Design hopselection, start of the top module:
module hopselection(
clk_6M, rstz, p_033us,
regi_isMaster,
ps_pagerespTO,
fk_page,
scancase,
m_half_tslot_p,
connsnewslave, connsnewmaster,
txbit_period, rxbit_period,
fkset_p,   
psackfhs, pagetxfhs, pagetmp, pagerxackfhs ,
corre_threshold,
psrxfhs_succ_p,
psrxfhs,
pstxid,
m_tslot_p, ms_tslot_p,
ps_N_incr_p,
pageAB_2Npage_count, 
Atrain,
regi_interlace_offset, regi_page_k_nudge,
regi_AFH_mode,
regi_AFH_N, regi_AFH_channel_map,
ps, gips, is, giis, page, inquiry, mpr, spr, ir, conns,
prs_clock_frozen, prm_clock_frozen,
CLK, CLKE, CLKN, BD_ADDR,
counter_isFHS,
fk,
fk_chg_p, fk_chg_p_ff,
fk_pstxid
);
make LEC_CHECK=0 ABC_AREA=1 CAP_MARGIN=20 CORE_MARGIN=2 CORE_UTILIZATION=70 CTS_CLUSTER_DIAMETER=232 CTS_CLUSTER_SIZE=37 HOLD_SLACK_MARGIN=0.3 MAX_ROUTING_LAYER=met4 SETUP_SLACK_MARGIN=-1.01 SLEW_MARGIN=20 finish   # period 13.3 ns
run.sh (not shown) runs the stock make flow with config.mk's settings and CLKGATE_MAP_FILE=.
The first run ended with an error in 5_1_grt.
Edit:
Settings changed: ABC_AREA 1 to not set, CORE_UTILIZATION 70 to 58, CTS_CLUSTER_DIAMETER 232 to not set, CTS_CLUSTER_SIZE 37 to not set, HOLD_SLACK_MARGIN 0.3 to not set, MAX_ROUTING_LAYER met4 to not set, SETUP_SLACK_MARGIN -1.01 to not set.
Clock period 13.3 ns to 12.8 ns, I/O delays scaled along.
This time the run completed and failed the layout checks on negative setup slack.
Die area goes up by 22%.
Synthesized cell count came out lower by 22%.
Synthesized area goes up by 1.9%.
Edit:
Settings changed: CORE_UTILIZATION 58 to 52, CTS_CLUSTER_SIZE set to 99, PLACE_DENSITY set to 0.6.
Clock period 12.8 ns to 21.1 ns, I/O delays scaled along.
Effect: Now the flow finished clean. Design area shrinks by about a fifth. Wire length shrinks by about a fifth. Worst hold slack loses 0.013 ns.


hopselection again, from the RTL that the note above started with.
==> flow/config.mk <==
export PLATFORM = sky130hd
export DESIGN_NAME = hopselection
export DESIGN_NICKNAME = hopselection
export VERILOG_FILES = /design/flow/design.v
export SDC_FILE = /design/flow/constraint.sdc
export NUM_CORES = 4
export LEC_CHECK = 0
export ABC_AREA = 1
export CAP_MARGIN = 25
export CORE_MARGIN = 2
export CORE_UTILIZATION = 18
export GPL_ROUTABILITY_DRIVEN = 1
export HOLD_SLACK_MARGIN = 0.19
export PLACE_DENSITY = 0.6
export SLEW_MARGIN = 25
export TNS_END_PERCENT = 100
==> flow/constraint.sdc <==
create_clock -name core_clock -period 25.0 [get_ports {clk_6M}]
set_input_delay 5.0000 -clock core_clock [delete_from_list [all_inputs] [get_ports {clk_6M}]]
set_output_delay 5.0000 -clock core_clock [all_outputs]
set_load 0.01 [all_outputs]
The first run passed the timing, design-rule and antenna checks.
Then changed:
- ABC_AREA: 1 -> 0
- CORE_UTILIZATION: 18 -> 70
- MAX_ROUTING_LAYER: unset -> met4
Register-to-register slack improved by 0.48 ns.
Design area came out lower by a few percent.
First-iteration DRC count came out higher by well over a third.
Synthesized area came out higher slightly.
Maximum frequency came out lower by a little under a tenth.
Via count came out lower by a few percent.
Power came out higher by a few percent.
Routed wire length came out lower by roughly a tenth.
Cell count came out lower by well over a third.
Then changed:
- ABC_AREA: 0 -> unset
- CAP_MARGIN: 25 -> 20
- CORE_UTILIZATION: 70 -> 40
- CTS_CLUSTER_SIZE: unset -> 83
- GPL_ROUTABILITY_DRIVEN: 1 -> unset
- HOLD_SLACK_MARGIN: 0.19 -> unset
- MAX_ROUTING_LAYER: met4 -> unset
- PLACE_DENSITY: 0.6 -> 0.85
- SLEW_MARGIN: 25 -> 20
- TNS_END_PERCENT: 100 -> unset
=> Via count fell by 1.4%. Register-to-register slack gains 0.16 ns. Utilization drops by 34 points. Cell area went up by 1.7%. Total power drops by 1.7%.
Then changed:
- ABC_AREA: unset -> 0
- CORE_UTILIZATION: 40 -> 70
- CTS_CLUSTER_SIZE: 83 -> unset
- GPL_ROUTABILITY_DRIVEN: unset -> 1
- MAX_ROUTING_LAYER: unset -> met4
- PLACE_DENSITY: 0.85 -> 0.6
- SLEW_MARGIN: 20 -> 25
- TNS_END_PERCENT: unset -> 100
The new run finished with timing, DRC and antenna clean.
Worst hold slack improved by 0.015 ns.
Worst setup slack improved by 0.16 ns.
Die size decreases by well over a third.
Final area goes down slightly.
Wire length is lower slightly.
Total power came out higher slightly.
First-iteration DRC count is higher by a quarter to a third.
Then changed:
- ABC_AREA: 0 -> unset
- CORE_MARGIN: 2 -> 7
- CORE_UTILIZATION: 70 -> 45
- CTS_CLUSTER_DIAMETER: unset -> 328
- CTS_CLUSTER_SIZE: unset -> 100
- GPL_ROUTABILITY_DRIVEN: 1 -> unset
- MAX_ROUTING_LAYER: met4 -> unset
- PLACE_DENSITY: 0.6 -> unset
- PLACE_DENSITY_LB_ADDON: unset -> 0.3
- SETUP_SLACK_MARGIN: unset -> -1.16
- SLEW_MARGIN: 25 -> 20
- TNS_END_PERCENT: 100 -> 20
The changed run ran to the end with no violations.
Synthesized area does not change.
Worst setup slack gains 0.42 ns.
Combinational power shrinks by about 3%.
Cell count climbs by 7.5%.
Clock skew is lower by 0.0071 ns.


hopselection again, from the RTL that the note above started with.
==> flow/design.v (excerpt) <==
module hopselection(
clk_6M, rstz, p_033us,
regi_isMaster,
ps_pagerespTO,
fk_page,
scancase,
m_half_tslot_p,
connsnewslave, connsnewmaster,
txbit_period, rxbit_period,
fkset_p,   
psackfhs, pagetxfhs, pagetmp, pagerxackfhs ,
corre_threshold,
psrxfhs_succ_p,
psrxfhs,
pstxid,
m_tslot_p, ms_tslot_p,
ps_N_incr_p,
pageAB_2Npage_count, 
Atrain,
regi_interlace_offset, regi_page_k_nudge,
regi_AFH_mode,
regi_AFH_N, regi_AFH_channel_map,
ps, gips, is, giis, page, inquiry, mpr, spr, ir, conns,
prs_clock_frozen, prm_clock_frozen,
CLK, CLKE, CLKN, BD_ADDR,
counter_isFHS,
fk,
fk_chg_p, fk_chg_p_ff,
fk_pstxid
);
clock: 12.8 ns
lec_check: 0
abc_area: 1
cap_margin: 20
core_margin: 2
core_utilization: 70
cts_cluster_diameter: 226
hold_slack_margin: 0.28
setup_slack_margin: -1.28
slew_margin: 20
The starting point never finished: it broke off in 5_1_grt.
Edit:
Settings changed: CORE_UTILIZATION 70 to 71, CTS_CLUSTER_DIAMETER 226 to 50, CTS_CLUSTER_SIZE set to 40, SETUP_SLACK_MARGIN -1.28 to not set.
The changed run never finished: it broke off in 5_1_grt (GRT-0116).
Die size came out lower slightly.
Synthesized cell count is unchanged.
Area after synthesis stays the same.
Edit:
Settings changed: ABC_AREA 1 to not set, CORE_UTILIZATION 71 to 66, CTS_CLUSTER_DIAMETER 50 to 232, CTS_CLUSTER_SIZE 40 to not set, HOLD_SLACK_MARGIN 0.28 to not set.
Clock period 12.8 ns to 15.1 ns, I/O delays scaled along.
With this change the flow ran to the end with violations: setup timing.
Synthesized cell count falls by about a fifth.
Synthesized area went up slightly.
Die area grows by roughly a tenth.
Edit:
Settings changed: CORE_UTILIZATION 66 to 40, CTS_CLUSTER_DIAMETER 232 to not set, PLACE_DENSITY set to 0.6.
Clock period 15.1 ns to 25.0 ns, I/O delays scaled along.
Outcome:
- Now the flow passed the timing, design-rule and antenna checks
- via count is lower by 18%
- synthesized area stays the same
- clock-buffer cell count rises by 6
- global-route usage went down by 20 points
Edit:
Settings changed: CORE_UTILIZATION 40 to 18, GPL_ROUTABILITY_DRIVEN set to 0, TNS_END_PERCENT set to 55.
After rerunning:
- power is higher by 0.53%
- global-route usage drops by 11 points
- core utilization went down by 26 points
- non-clock buffer count rises by 5
- synthesized cell count does not change
- worst setup slack gets worse by 0.67 ns
- via count decreases by 1.3%
- final area increases by 4.1%
- die size rises by 120%
Edit:
Settings changed: CORE_UTILIZATION 18 to 45, CTS_CLUSTER_DIAMETER set to 328, CTS_CLUSTER_SIZE set to 100, GPL_ROUTABILITY_DRIVEN 0 to not set, PLACE_DENSITY 0.6 to not set, PLACE_DENSITY_LB_ADDON set to 0.3, SETUP_SLACK_MARGIN set to -1.11, TNS_END_PERCENT 55 to not set.
Effect: The new run finished with timing, DRC and antenna clean; total power goes down by 1.9%; design area goes down by 4.4%; sequential share of layout area goes up by 0.89 points; clock-buffer cell count goes up by 4.


Setup of alpha:
hopselection again, from the RTL that the note above started with.
// hopselection
module hopselection(
clk_6M, rstz, p_033us,
regi_isMaster,
ps_pagerespTO,
fk_page,
scancase,
m_half_tslot_p,
connsnewslave, connsnewmaster,
txbit_period, rxbit_period,
fkset_p,   
psackfhs, pagetxfhs, pagetmp, pagerxackfhs ,
corre_threshold,
psrxfhs_succ_p,
psrxfhs,
pstxid,
m_tslot_p, ms_tslot_p,
ps_N_incr_p,
pageAB_2Npage_count, 
Atrain,
regi_interlace_offset, regi_page_k_nudge,
regi_AFH_mode,
regi_AFH_N, regi_AFH_channel_map,
ps, gips, is, giis, page, inquiry, mpr, spr, ir, conns,
prs_clock_frozen, prm_clock_frozen,
CLK, CLKE, CLKN, BD_ADDR,
counter_isFHS,
fk,
fk_chg_p, fk_chg_p_ff,
fk_pstxid
);
clock: 23.1 ns
lec_check: 0
cap_margin: 20
core_margin: 2
core_utilization: 40
place_density: 0.6
slew_margin: 20
Relative to alpha, the following input files were edited for beta:
- swapping 40 for 12 in CORE_UTILIZATION
- swapping 23.1 for 30.4 in the clock period (ns, I/O delays scaled along)
--- outcome ---
beta: done, clean on timing, DRC and antenna
Taking alpha as 1.0, beta lands at 1.08 on final area.
| via total after detailed routing | beta vs alpha | about 2% higher |
In beta, the initial antenna violation count came out 20 above the value in alpha.
Relative to alpha, count of cell instances traversed by the critical path has gone down in beta.
Comparing alpha and beta, combinational power is lower on beta.
Sort alpha and beta by total track usage asc -> top: beta
Edits applied to the flow inputs when going from beta to gamma:
- changing CORE_UTILIZATION from 12 to 43
- changing the clock period (ns, I/O delays scaled along) from 30.4 to 23.1
Results
The final layout from gamma, which completed every stage, passed the timing, design-rule and antenna checks at the end of the flow. Power ended up 25% higher on gamma than on beta. The routed wire length in gamma is 0.818 times that in beta. Logic depth of the worst register-to-register path for gamma: 4 up relative to beta. What gamma reported for power in the clock group has to be multiplied by 0.75 to get the figure for beta. Delta (gamma minus beta): routed wire length on met2 moved down; number of buffers created by CTS closely matched the old numbers; layout-stage area growth over the synthesis result went down 9.9 points.


Starting RTL as in the previous note.
make LEC_CHECK=0 CAP_MARGIN=5 CORE_ASPECT_RATIO=0.97 CORE_MARGIN=9 CORE_UTILIZATION=28 CTS_CLUSTER_DIAMETER=375 CTS_CLUSTER_SIZE=93 GPL_TIMING_DRIVEN=1 MAX_ROUTING_LAYER=met4 PLACE_DENSITY_LB_ADDON=0.2 SLEW_MARGIN=20 finish   # period 17.0 ns
The first run reached the layout checks and failed them: negative setup slack.
Then changed:
- CAP_MARGIN: 5 -> 20
- CORE_ASPECT_RATIO: 0.97 -> default
- CORE_MARGIN: 9 -> 2
- CORE_UTILIZATION: 28 -> 66
- CTS_CLUSTER_DIAMETER: 375 -> 238
- CTS_CLUSTER_SIZE: 93 -> default
- GPL_TIMING_DRIVEN: 1 -> default
- PLACE_DENSITY: default -> 0.6
- PLACE_DENSITY_LB_ADDON: 0.2 -> default
- TNS_END_PERCENT: default -> 5
- clock period: 17.0 -> 16.2 ns (I/O delays scaled with it)
The changed run finished with negative setup slack left.
Design area shrinks by 4.5%.
Die area shrinks by 61%.
Non-clock buffer count shrinks by 47.
Final cell count shrinks by 17%.
Routed wire length grows by 2.6%.
Combinational power grows by about 2%.
Worst setup slack degrades by 1200 ps.
Sequential share of layout area grows by 0.84 points.
Then changed:
- CORE_UTILIZATION: 66 -> 72
- PLACE_DENSITY: 0.6 -> 0.66
The new run never finished: it broke off in global routing on GRT-0232.
Die size shrinks by about 8%.
Area after synthesis does not change.
Synthesized cell count stays the same.
Then changed:
- ABC_AREA: default -> 1
- CORE_UTILIZATION: 72 -> 70
- CTS_CLUSTER_DIAMETER: 238 -> 234
- CTS_CLUSTER_SIZE: default -> 72
- PLACE_DENSITY: 0.66 -> 0.65
- clock period: 16.2 -> 15.4 ns (I/O delays scaled with it)
With this change the flow finished with negative setup slack left.
Synthesized area came out lower by 1.8%.
Die size came out higher by 0.94%.
Synthesized cell count came out higher by 28%.


hopselection again, from the RTL that the note above started with.
make LEC_CHECK=0 CAP_MARGIN=30 CELL_PAD_IN_SITES_GLOBAL_PLACEMENT=0 CORE_MARGIN=4 CORE_UTILIZATION=40 CTS_CLUSTER_SIZE=83 PLACE_DENSITY=0.91 SETUP_SLACK_MARGIN=3.08 SLEW_MARGIN=20 TNS_END_PERCENT=55 finish   # period 16.6 ns
The starting point reached the layout checks and failed them: setup timing.
==> next run, changes <==
==> flow/config.mk (replaced) <==
export PLATFORM = sky130hd
export DESIGN_NAME = hopselection
export DESIGN_NICKNAME = hopselection
export VERILOG_FILES = /design/flow/design.v
export SDC_FILE = /design/flow/constraint.sdc
export NUM_CORES = 4
export LEC_CHECK = 0
export CAP_MARGIN = 35
export CORE_MARGIN = 4
export CORE_UTILIZATION = 40
export CTS_CLUSTER_SIZE = 83
export PLACE_DENSITY = 0.85
export SLEW_MARGIN = 20
export TNS_END_PERCENT = 55
==> flow/constraint.sdc (replaced) <==
create_clock -name core_clock -period 25.0 [get_ports {clk_6M}]
set_input_delay 5.0000 -clock core_clock [delete_from_list [all_inputs] [get_ports {clk_6M}]]
set_output_delay 5.0000 -clock core_clock [all_outputs]
set_load 0.01 [all_outputs]
=>
- The new run produced a clean layout
- core utilization shrinks by 5.0 points
- routed wire length goes down by roughly a tenth
- final area shrinks by roughly a tenth
- die size stays the same
- synthesized area is unchanged
- global-route usage went down by 1.8 points
- hold slack is worse by 0.012 ns
- synthesized cell count stays the same
- via count decreases by a little under a tenth
- flip-flop count is unchanged
- critical path depth increases by 4
==> next run, changes <==
==> flow/config.mk (replaced) <==
export PLATFORM = sky130hd
export DESIGN_NAME = hopselection
export DESIGN_NICKNAME = hopselection
export VERILOG_FILES = /design/flow/design.v
export SDC_FILE = /design/flow/constraint.sdc
export NUM_CORES = 4
export LEC_CHECK = 0
export CAP_MARGIN = 20
export CORE_ASPECT_RATIO = 0.5
export CORE_MARGIN = 2
export CORE_UTILIZATION = 40
export CTS_CLUSTER_DIAMETER = 270
export CTS_CLUSTER_SIZE = 45
export PLACE_DENSITY = 0.6
export SETUP_SLACK_MARGIN = -1.01
export SLEW_MARGIN = 20
export TNS_END_PERCENT = 15
After rerunning:
- core utilization came out lower by 0.32 points
- worst setup slack gets better by 0.41 ns
- flip-flop count does not change
- global-route usage came out lower by 0.45 points
- design area is about the same
==> next run, changes <==
--- a/flow/config.mk
+++ b/flow/config.mk
@@ -9,8 +9,8 @@
 export CORE_ASPECT_RATIO = 0.5
 export CORE_MARGIN = 2
-export CORE_UTILIZATION = 40
+export CORE_UTILIZATION = 59
 export CTS_CLUSTER_DIAMETER = 270
 export CTS_CLUSTER_SIZE = 45
-export PLACE_DENSITY = 0.6
+export PLACE_DENSITY = 0.57
 export SETUP_SLACK_MARGIN = -1.01
 export SLEW_MARGIN = 20
Area after synthesis is unchanged.
Wire length shrinks by 4.9%.
Via count grows by 1.1%.
Total power is about the same.
Cell area shrinks by 1.1%.
Synthesized cell count is unchanged.
Cell count shrinks by 7.2%.
Hold slack gets better by 0.0042 ns.
Clock power grows by about 6%.
Sequential power hardly moves.


north:
Starting RTL as in the previous note.
export LEC_CHECK = 0
export ABC_AREA = 1
export CAP_MARGIN = 15
export CORE_MARGIN = 2
export CORE_UTILIZATION = 72
export CTS_CLUSTER_DIAMETER = 142
export CTS_CLUSTER_SIZE = 99
export HOLD_SLACK_MARGIN = -0.06
export PLACE_DENSITY = 0.6
export SLEW_MARGIN = 20
create_clock -name core_clock -period 21.1 [get_ports {clk_6M}]
The inputs of south differ from those of north as listed below.
- CORE_UTILIZATION: 72 -> 64
- HOLD_SLACK_MARGIN: -0.06 -> unset
- CAP_MARGIN: 15 -> 20
- TNS_END_PERCENT: unset -> 15
- the clock period (ns, I/O delays scaled along): 21.1 -> 14.2
## What came out
south -> stages 100% | layout checks FAIL | negative setup slack. Relative to north, cell count increased by 9.6% in south. In south, final number of setup-violating endpoints is higher than in north. Cmp south vs north: proportion of power drawn by combinational gates higher in south. Re switching share of total power: south is 1.3 points down on north. Met1 usage in global routing: higher on north. Routed metal-1 wirelength (north / south): 0.859. Compared south vs north, and worst hold-check slack is up in south. Changes observed in south relative to north: average vias per placed instance decreased by about 0.8% relative to the old numbers; least setup slack across all paths after layout decreased 2.69 ns. south ends up with higher combinational power than north does. Number of global-route vias before repair went up by a few percent going from north to south.
What east does differently from south at the input level:
- changing CORE_UTILIZATION from 64 to 72
- setting HOLD_SLACK_MARGIN to -0.08 for the first time
- changing CAP_MARGIN from 20 to 15
- removing TNS_END_PERCENT (formerly 15)
- changing the clock period (ns, I/O delays scaled along) from 14.2 to 21.1
## What came out
east went all the way through the flow, and no timing, DRC or antenna check failed.
Diff south -> east | number of placed instances with taps included | down by a few percent
| core utilization | east vs south | ≈ equal |
Share of the final layout cell area in sequential cells: east vs south up 2.5 points
Going from south to east, combinational power moved down, clock-pin slew on the worst setup and hold paths held, setup slack climbed 2.69 ns, die outline area dropped 11%, internal power moved down.
The number of nets at the end of the flow in east is 0.922 times that in south.
> inputs changed (east -> west)
- changing CAP_MARGIN from 15 to 10
- removing CTS_CLUSTER_DIAMETER (formerly 142)
- changing CTS_CLUSTER_SIZE from 99 to 52
- changing HOLD_SLACK_MARGIN from -0.08 to 0.29
- setting SETUP_SLACK_MARGIN to 3.84 for the first time
- changing the clock period (ns, I/O delays scaled along) from 21.1 to 12.9
Notes after the runs:
Of east and west, just one finished clean: east.
west did not finish; a tool error ended it in clock tree synthesis.
east -> west: cell count after synthesis delta 0, exact match
Synthesized net count: east vs west identical
Placed wire-length estimate (higher): west
Diff east..west | die footprint | negligible
Power and IR drop assume default switching activity.
